== run A ==
==> flow/design.v <==
module unsigned_nonrestoring #(
    parameter int WIDTH = 32
) (
    input logic go,
    input logic[WIDTH-1:0] divisor,
    input logic[WIDTH-1:0] dividend,
    input logic clk, rst,
    output logic done,
    output logic[WIDTH-1:0] quotient,
    output logic[WIDTH-1:0] remainder,
    output logic divide_by_zero
);
typedef enum logic [1:0] {
    WAIT,
    COMPUTE,
    DONE
} state_t;
state_t next_state, state_R;
logic[WIDTH-1:0] Q_R, next_Q, quotient_R, next_quotient, remainder_R, next_remainder;
logic[WIDTH:0] A_R, next_A, B_R, next_B, B_twos_comp_R, next_B_twos_comp;
logic[$clog2(WIDTH):0] Count_R, next_Count;
logic done_R, next_done;
logic divide_by_zero_R, next_divide_by_zero;
assign done = done_R;
assign divide_by_zero = divide_by_zero_R;
assign quotient = quotient_R;
assign remainder = remainder_R;
always_ff @(posedge clk or posedge rst) begin
    if(rst) begin
        state_R <= WAIT;
        Q_R <= '0;
        A_R <= '0;
        B_R <= '0;
        B_twos_comp_R <= '0;
        Count_R <= '0;
        quotient_R <= '0;
        remainder_R <= '0;
        done_R <= 1'b0;
        divide_by_zero_R <= 1'b0;
    end
    else begin
        state_R <= next_state;
        Q_R <= next_Q;
        A_R <= next_A;
        B_R <= next_B;
        B_twos_comp_R <= next_B_twos_comp;
        Count_R <= next_Count;
        quotient_R <= next_quotient;
        remainder_R <= next_remainder;
        done_R <= next_done;
        divide_by_zero_R <= next_divide_by_zero;
    end
end 
logic[WIDTH:0] A_temp;
always_comb begin
    logic[WIDTH:0] one;
    one = 1;
    A_temp = '0;
    next_Q = Q_R;
    next_A = A_R;
    next_B = B_R;
    next_B_twos_comp = B_twos_comp_R;
    next_Count = Count_R;
    next_remainder = remainder_R;
    next_quotient = quotient_R;
    next_state = state_R;
    next_divide_by_zero = divide_by_zero_R;
    next_done = done_R;
    case(state_R)
        WAIT: begin
            if (go) begin
                if(divisor == 0) begin
                    next_state = DONE;
                    next_done = 1'b1;
                    next_divide_by_zero = 1'b1;
                end
                else begin
                    next_A = '0;
                    next_B = {1'b0,divisor};
                    next_B_twos_comp = ~next_B + one;
                    next_Q = dividend;
                    next_Count = WIDTH;
                    next_state = COMPUTE;
                end
            end
        end
        COMPUTE: begin
            if(A_R[WIDTH]) begin
                A_temp = {A_R[WIDTH-1:0], Q_R[WIDTH-1]};
                next_A = A_temp + B_R;
            end else begin
                A_temp = {A_R[WIDTH-1:0], Q_R[WIDTH-1]};
                next_A = A_temp + B_twos_comp_R;
            end
            next_Q = {Q_R[WIDTH-2:0],~next_A[WIDTH]};
            next_Count = Count_R - 1;
            if(next_Count == 0) begin 
                next_state = DONE;
                if(next_A[WIDTH]) next_remainder = next_A[WIDTH-1:0] + B_R;
                else next_remainder = next_A[WIDTH-1:0];
                next_quotient = next_Q[WIDTH-1:0];
                next_done = 1;
            end
        end
        DONE: begin
            next_done = 0;
            next_divide_by_zero = 1'b0;
            next_state = WAIT;
        end
    endcase
end
endmodule
==> flow/config.mk <==
export PLATFORM = sky130hd
export DESIGN_NAME = unsigned_nonrestoring
export DESIGN_NICKNAME = unsigned_nonrestoring
export VERILOG_FILES = /design/flow/design.v
export SDC_FILE = /design/flow/constraint.sdc
export NUM_CORES = 4
export LEC_CHECK = 0
export CAP_MARGIN = 20
export CELL_PAD_IN_SITES_DETAIL_PLACEMENT = 1
export CELL_PAD_IN_SITES_GLOBAL_PLACEMENT = 1
export CORE_MARGIN = 9
export CORE_UTILIZATION = 40
export CTS_CLUSTER_DIAMETER = 48
export GPL_ROUTABILITY_DRIVEN = 1
export MAX_ROUTING_LAYER = met5
export MIN_ROUTING_LAYER = met2
export SLEW_MARGIN = 20
export TNS_END_PERCENT = 100
==> flow/constraint.sdc <==
create_clock -name core_clock -period 9.94 [get_ports {clk}]
set_input_delay 1.9880 -clock core_clock [delete_from_list [all_inputs] [get_ports {clk}]]
set_output_delay 1.9880 -clock core_clock [all_outputs]
set_load 0.01 [all_outputs]
run.sh (not shown) runs the stock make flow with config.mk's settings and CLKGATE_MAP_FILE=.
Run A ended with every stage complete and zero timing, DRC or antenna violations.
Setup changes, run A to run B
Settings: CORE_MARGIN now 2, was 9; CTS_CLUSTER_DIAMETER no longer set, was 48; MAX_ROUTING_LAYER no longer set, was met5; GPL_ROUTABILITY_DRIVEN no longer set, was 1; MIN_ROUTING_LAYER no longer set, was met2; TNS_END_PERCENT no longer set, was 100; CELL_PAD_IN_SITES_GLOBAL_PLACEMENT no longer set, was 1; CELL_PAD_IN_SITES_DETAIL_PLACEMENT no longer set, was 1; the clock period (ns, I/O delays scaled along) now 6.33, was 9.94.
==> results <==
Looking at layout overhead on the synthesized area, run B sits 0.79 points lower than run A does.
Re vias per cell: run A was higher than run B.
Reported for run A and run B, number of rows created at floorplan turned out identical to the last digit.
Clock slew at the register clock pins of the worst setup and hold paths: run B vs run A — no meaningful difference
Cmp run B vs run A: pin count of the biggest net entering global routing higher in run B
Reported for run A and run B, placeable core region turned out identical to the last digit.
The inputs of run C differ from those of run B as listed below.
Settings: CORE_UTILIZATION: 40 -> 38.
## What came out
Fraction of area in registers essentially unchanged between run B and run C. | synthesized cell count | run B vs run C | ≈ equal |. Met3 routing resource usage after global routing, run C and run B: lower on run C.
Inputs modified between run C and run D:
Settings: swapping 38 for 52 in CORE_UTILIZATION.
==> results <==
Synthesized area: run D vs run C identical. The met3 routed wirelength number comes out higher for run C vs run D. Against run C, count of inserted tapcells in run D fell by more than a quarter. As of run D, number of buffers outside the clock class in the layout had fallen by a few percent compared to run C. From run C to run D, number of multi-input logic gates did not move at all. Relative to run C, area of all placed cells without fillers has decreased by 0.81% in run D.
> inputs changed (run D -> run E)
Settings: ABC_AREA: unset -> 1; PLACE_DENSITY: unset -> 0.79; CTS_CLUSTER_SIZE: unset -> 70; CORE_UTILIZATION: 52 -> 72; the clock period (ns, I/O delays scaled along): 6.33 -> 4.63.
--- outcome ---
From run D to run E the numbers moved as follows: slew at the pin closest to its max-slew limit increased by 0.047 ns relative to the old numbers. Run E vs. run D: clock skew dropped 0.0032 ns; final-layout fill cell count fell 854.

========
Setup of juniper:
Starts from the design.v that is shown in full above.
export LEC_CHECK = 0
export CAP_MARGIN = 35
export CORE_MARGIN = 2
export CORE_UTILIZATION = 68
export SLEW_MARGIN = 20
create_clock -name core_clock -period 5.18 [get_ports {clk}]
Final checks on juniper, whose flow otherwise completed, came back failing, citing negative setup slack.
What willow does differently from juniper at the input level:
Settings: changing CAP_MARGIN from 35 to 20; setting CTS_CLUSTER_SIZE to 36 for the first time; changing the clock period (ns, I/O delays scaled along) from 5.18 to 5.12.
## What came out
- The runs compared here, willow and juniper, all ended either early or with open violations.
- [juniper] flow finished | final checks: failed | reasons: negative setup slack
- willow finished every stage; the final checks, however, were not passed, the failures being negative setup slack.
- Capturing element of the worst setup path = remainder_R[30]: willow; capturing element of the worst setup path = remainder_R[31]: juniper
- Part of the cycle the worst path needs: willow vs juniper up 3.4 points
- In the flow results for willow and juniper, the cell count is larger on juniper.
- Summary — routed length on met2, willow relative to juniper: higher, by 8.0%.
- Diff juniper -> willow | critical path depth | decrease of 4
- Summary: smallest hold slack, willow better than juniper
- Clock skew is higher on willow
--- input diff willow..zinc ---
Settings: CORE_UTILIZATION: 68 -> 70; CTS_CLUSTER_SIZE: 36 -> 40; HOLD_SLACK_MARGIN: unset -> -0.09; the clock period (ns, I/O delays scaled along): 5.12 -> 3.3.
--- outcome ---
The flow ran to completion for all of zinc and willow but zinc, which stopped partway. zinc: it failed during clock tree synthesis (4_1_cts), and the tool reported DPL-0038. Going from willow to zinc, pre-CTS setup slack lower; synthesized area divided by synthesized cell count roughly the same; core region area lower; area after synthesis roughly the same; y dimension of the die lower. Cmp zinc and willow / starting density of the core / lower: willow. The xor and xnor fraction of the mapped netlist area on willow is in line with that on zinc. Taking willow as the reference, in zinc width of the chip lower; floorplan die area lower; proportion of synthesized chip area in sequential cells roughly the same; count of standard-cell rows lower.

========
// unsigned_nonrestoring: RTL as listed in full above, without the edits since
Settings: LEC_CHECK=0, ABC_AREA=1, CAP_MARGIN=20, CORE_MARGIN=2, CORE_UTILIZATION=68, CTS_CLUSTER_DIAMETER=379, CTS_CLUSTER_SIZE=36, PLACE_DENSITY=0.78, SLEW_MARGIN=20; clock period 3.15 ns.
The starting point aborted during global routing (5_1_grt) on GRT-0116.
Rerun with:
--- a/flow/config.mk
+++ b/flow/config.mk
@@ -7,9 +7,5 @@
 export LEC_CHECK = 0
-export ABC_AREA = 1
 export CAP_MARGIN = 20
 export CORE_MARGIN = 2
-export CORE_UTILIZATION = 68
-export CTS_CLUSTER_DIAMETER = 379
-export CTS_CLUSTER_SIZE = 36
-export PLACE_DENSITY = 0.78
+export CORE_UTILIZATION = 40
 export SLEW_MARGIN = 20
==> flow/constraint.sdc (replaced) <==
create_clock -name core_clock -period 6.0 [get_ports {clk}]
set_input_delay 1.2000 -clock core_clock [delete_from_list [all_inputs] [get_ports {clk}]]
set_output_delay 1.2000 -clock core_clock [all_outputs]
set_load 0.01 [all_outputs]
With this change the flow went through all stages and came out clean.
Synthesized cell count falls by 34%.
Synthesized area falls by about 8%.
Die area rises by about 54%.
Rerun with:
--- a/flow/config.mk
+++ b/flow/config.mk
@@ -9,3 +9,4 @@
 export CORE_MARGIN = 2
-export CORE_UTILIZATION = 40
+export CORE_UTILIZATION = 66
+export CTS_CLUSTER_SIZE = 40
 export SLEW_MARGIN = 20
==> flow/constraint.sdc (replaced) <==
create_clock -name core_clock -period 4.65 [get_ports {clk}]
set_input_delay 0.9300 -clock core_clock [delete_from_list [all_inputs] [get_ports {clk}]]
set_output_delay 0.9300 -clock core_clock [all_outputs]
set_load 0.01 [all_outputs]
This time the run produced a layout that fails on negative setup slack.
Non-clock buffer count rose by 213.
Worst setup slack degrades by 1500 ps.
Rerun with:
--- a/flow/config.mk
+++ b/flow/config.mk
@@ -7,6 +7,7 @@
 export LEC_CHECK = 0
-export CAP_MARGIN = 20
+export CAP_MARGIN = 35
 export CORE_MARGIN = 2
-export CORE_UTILIZATION = 66
-export CTS_CLUSTER_SIZE = 40
+export CORE_UTILIZATION = 71
+export CTS_CLUSTER_SIZE = 80
+export PLACE_DENSITY = 0.79
 export SLEW_MARGIN = 20
==> flow/constraint.sdc (replaced) <==
create_clock -name core_clock -period 5.18 [get_ports {clk}]
set_input_delay 1.0360 -clock core_clock [delete_from_list [all_inputs] [get_ports {clk}]]
set_output_delay 1.0360 -clock core_clock [all_outputs]
set_load 0.01 [all_outputs]
This time the run ended with an error in global routing (5_1_grt) with GRT-0232.
Die area drops by 6.8%.
Area after synthesis does not change.
Synthesized cell count does not change.
Rerun with:
--- a/flow/config.mk
+++ b/flow/config.mk
@@ -10,4 +10,4 @@
 export CORE_UTILIZATION = 71
-export CTS_CLUSTER_SIZE = 80
-export PLACE_DENSITY = 0.79
+export CTS_CLUSTER_SIZE = 44
+export PLACE_DENSITY = 0.67
 export SLEW_MARGIN = 20
The new run ended with an error in global routing (5_1_grt).
Die size is unchanged.
Synthesized area does not change.
Synthesized cell count does not change.

========
Setup of job 3029:
RTL: the design.v shown in full above, as it stands there.
==> flow/config.mk <==
export PLATFORM = sky130hd
export DESIGN_NAME = unsigned_nonrestoring
export DESIGN_NICKNAME = unsigned_nonrestoring
export VERILOG_FILES = /design/flow/design.v
export SDC_FILE = /design/flow/constraint.sdc
export NUM_CORES = 4
export LEC_CHECK = 0
export CAP_MARGIN = 20
export CELL_PAD_IN_SITES_DETAIL_PLACEMENT = 1
export CELL_PAD_IN_SITES_GLOBAL_PLACEMENT = 0
export CORE_ASPECT_RATIO = 0.67
export CORE_MARGIN = 8
export CORE_UTILIZATION = 28
export CTS_CLUSTER_DIAMETER = 59
export PLACE_DENSITY_LB_ADDON = 0.04
export SLEW_MARGIN = 20
export TNS_END_PERCENT = 45
==> flow/constraint.sdc <==
create_clock -name core_clock -period 9.0 [get_ports {clk}]
set_input_delay 1.8000 -clock core_clock [delete_from_list [all_inputs] [get_ports {clk}]]
set_output_delay 1.8000 -clock core_clock [all_outputs]
set_load 0.01 [all_outputs]
Here is what was changed in the inputs of job 1343 compared with job 3029.
- putting CTS_CLUSTER_SIZE at 95 where nothing was set
- swapping 45 for 10 in TNS_END_PERCENT
- clearing CELL_PAD_IN_SITES_GLOBAL_PLACEMENT, which used to be 0
- clearing CELL_PAD_IN_SITES_DETAIL_PLACEMENT, which used to be 1
- clearing PLACE_DENSITY_LB_ADDON, which used to be 0.04
- swapping 8 for 2 in CORE_MARGIN
- clearing CORE_ASPECT_RATIO, which used to be 0.67
- swapping 28 for 67 in CORE_UTILIZATION
- swapping 59 for 353 in CTS_CLUSTER_DIAMETER
- swapping 9.0 for 4.21 in the clock period (ns, I/O delays scaled along)
Summary of job 3029 and job 1343: one run falls short of a clean finish, namely job 1343. Job 1343 did not finish; a tool error ended it in global routing (5_1_grt). Diff job 1343..job 3029 | post-synth tally of flip-flops with integrated enable | unchanged. Job 1343 against job 3029: area inside the core boundary moved down, cell area after placement moved up, vertical die dimension moved down, die outline width moved down, fraction of the mapped netlist area in adder cells level. Compared with job 3029, job 1343 shows a lower number of placement rows. Half-perimeter wire length of the detailed placement result (job 1343 over job 3029): decrease, about 9%. Diff job 3029 -> job 1343 | die area | down by more than half.
> inputs changed (job 1343 -> job 3249)
- CORE_UTILIZATION: 67 -> 40
- CTS_CLUSTER_DIAMETER: 353 -> unset
- TNS_END_PERCENT: 10 -> unset
- CTS_CLUSTER_SIZE: 95 -> unset
- the clock period (ns, I/O delays scaled along): 4.21 -> 5.67
--- outcome ---
- Comparing placed standard-cell area for job 3249 and job 1343, the bigger number came from job 1343.
- Across both runs, core box area was higher for job 3249 than for job 1343.
- Between job 3249 and job 1343, die height is lower for job 1343, job 3249 comes in above that.
- As far as number of port buffers goes, job 3249 and job 1343 are indistinguishable; the numbers are identical.
- Job 3249 | stages: all done | timing, DRC, antenna: all pass
- [job 3249 vs job 1343] routability-driven placement congestion ratio: lower in job 3249
- Job 3249 against job 1343: number of gates resized after CTS now sits lower; synthesized cell area now sits at about the same level.
- Between job 1343 and job 3249, the flow reports die size increasing by more than half.
- Going from job 1343 to job 3249, number of buffers inserted to repair setup after CTS shrinks by 41.
- Lower total CTS buffers among job 3249 and job 1343: job 1343

========
== fjord ==
Starts from the design.v that is shown in full above.
Settings: LEC_CHECK=0, CAP_MARGIN=0, CELL_PAD_IN_SITES_DETAIL_PLACEMENT=2, CORE_ASPECT_RATIO=0.57, CORE_MARGIN=7, CORE_UTILIZATION=43, CTS_CLUSTER_SIZE=72, GPL_ROUTABILITY_DRIVEN=1, MAX_ROUTING_LAYER=met5, MIN_ROUTING_LAYER=met1, PLACE_DENSITY_LB_ADDON=0.05, SLEW_MARGIN=40, TNS_END_PERCENT=70; clock period 4.04 ns.
Status: fjord FAILED at 3_5_place_dp (tool error)
The following lists how cedar was set up differently from fjord:
==> flow/config.mk <==
export PLATFORM = sky130hd
export DESIGN_NAME = unsigned_nonrestoring
export DESIGN_NICKNAME = unsigned_nonrestoring
export VERILOG_FILES = /design/flow/design.v
export SDC_FILE = /design/flow/constraint.sdc
export NUM_CORES = 4
export LEC_CHECK = 0
export CAP_MARGIN = 20
export CELL_PAD_IN_SITES_DETAIL_PLACEMENT = 2
export CORE_MARGIN = 2
export CORE_UTILIZATION = 72
export CTS_CLUSTER_SIZE = 13
export MAX_ROUTING_LAYER = met4
export MIN_ROUTING_LAYER = met2
export SLEW_MARGIN = 20
==> flow/constraint.sdc <==
create_clock -name core_clock -period 6.0 [get_ports {clk}]
set_input_delay 1.2000 -clock core_clock [delete_from_list [all_inputs] [get_ports {clk}]]
set_output_delay 1.2000 -clock core_clock [all_outputs]
set_load 0.01 [all_outputs]
--- outcome ---
- As far as xor and xnor fraction of the mapped netlist area goes, cedar and fjord are indistinguishable; the numbers are identical.
- Diff fjord -> cedar | area of the core | down by more than a quarter
- cedar: starting density of the core 29 points above fjord
- Not one of fjord and cedar finished clean.
- Run status, fjord: aborted in 3_5_place_dp, error DPL-0033
#### Input delta (xenon over cedar)
-- flow/config.mk --
<<< cedar, line 8
>>> xenon, line 8
export ABC_AREA = 0
<<< cedar, line 9
export CELL_PAD_IN_SITES_DETAIL_PLACEMENT = 2
>>> xenon, line 10
<<< cedar, line 12
export CTS_CLUSTER_SIZE = 13
export MAX_ROUTING_LAYER = met4
export MIN_ROUTING_LAYER = met2
>>> xenon, line 12
export CTS_CLUSTER_SIZE = 70
export HOLD_SLACK_MARGIN = 0.29
export PLACE_DENSITY = 0.79
export SETUP_SLACK_MARGIN = 1.26
==> flow/constraint.sdc <==
create_clock -name core_clock -period 4.63 [get_ports {clk}]
set_input_delay 0.9260 -clock core_clock [delete_from_list [all_inputs] [get_ports {clk}]]
set_output_delay 0.9260 -clock core_clock [all_outputs]
set_load 0.01 [all_outputs]
Average cell area after synthesis: xenon vs cedar identical. Re floorplan utilization: no difference whatsoever between cedar and xenon. | die size | cedar vs xenon | ≈ equal |. From xenon to cedar, number of buffers inserted by port buffering did not move at all. Re row count: no difference whatsoever between cedar and xenon. cedar → xenon: simple-gate area share of the yosys netlist shows no meaningful change; parity-gate share of the synthesized area counting xor and xnor cells shows no meaningful change; post-synthesis cell count from yosys shows no meaningful change; flop and latch count out of synthesis shows no meaningful change. Against cedar, xenon comes in about 5% lower on placer congestion estimate. From cedar to xenon, netlist area before placement did not move at all. Status: xenon FAILED at 4_1_cts (tool error).
The following lists how onyx was set up differently from xenon:
-- flow/config.mk --
<<< xenon, line 12
export CTS_CLUSTER_SIZE = 70
export HOLD_SLACK_MARGIN = 0.29
export PLACE_DENSITY = 0.79
export SETUP_SLACK_MARGIN = 1.26
>>> onyx, line 12
export CTS_CLUSTER_DIAMETER = 383
export CTS_CLUSTER_SIZE = 39
export PLACE_DENSITY = 0.76
export SETUP_SLACK_MARGIN = 1.16
<<< xenon, line 17
>>> onyx, line 17
export TNS_END_PERCENT = 10
==> flow/constraint.sdc <==
create_clock -name core_clock -period 4.65 [get_ports {clk}]
set_input_delay 0.9300 -clock core_clock [delete_from_list [all_inputs] [get_ports {clk}]]
set_output_delay 0.9300 -clock core_clock [all_outputs]
set_load 0.01 [all_outputs]
Results
Relative to xenon, the total instance count after detailed placement measured on onyx has increased slightly.
Status for xenon and onyx: no clean run
Going from xenon to onyx, placer congestion estimate rose 4.0%, total cell area at the placement stage went down by 0.45%, net count of the mapped netlist roughly the same, chip height stayed essentially flat.
Re number of rows created at floorplan: no difference whatsoever between onyx and xenon.
Any difference in number of distinct library cells after synthesis between xenon and onyx is small enough to ignore.
onyx vs. xenon: sequential-to-total area share from yosys stat held steady, simple logic cell fraction of the synthesized area held steady.
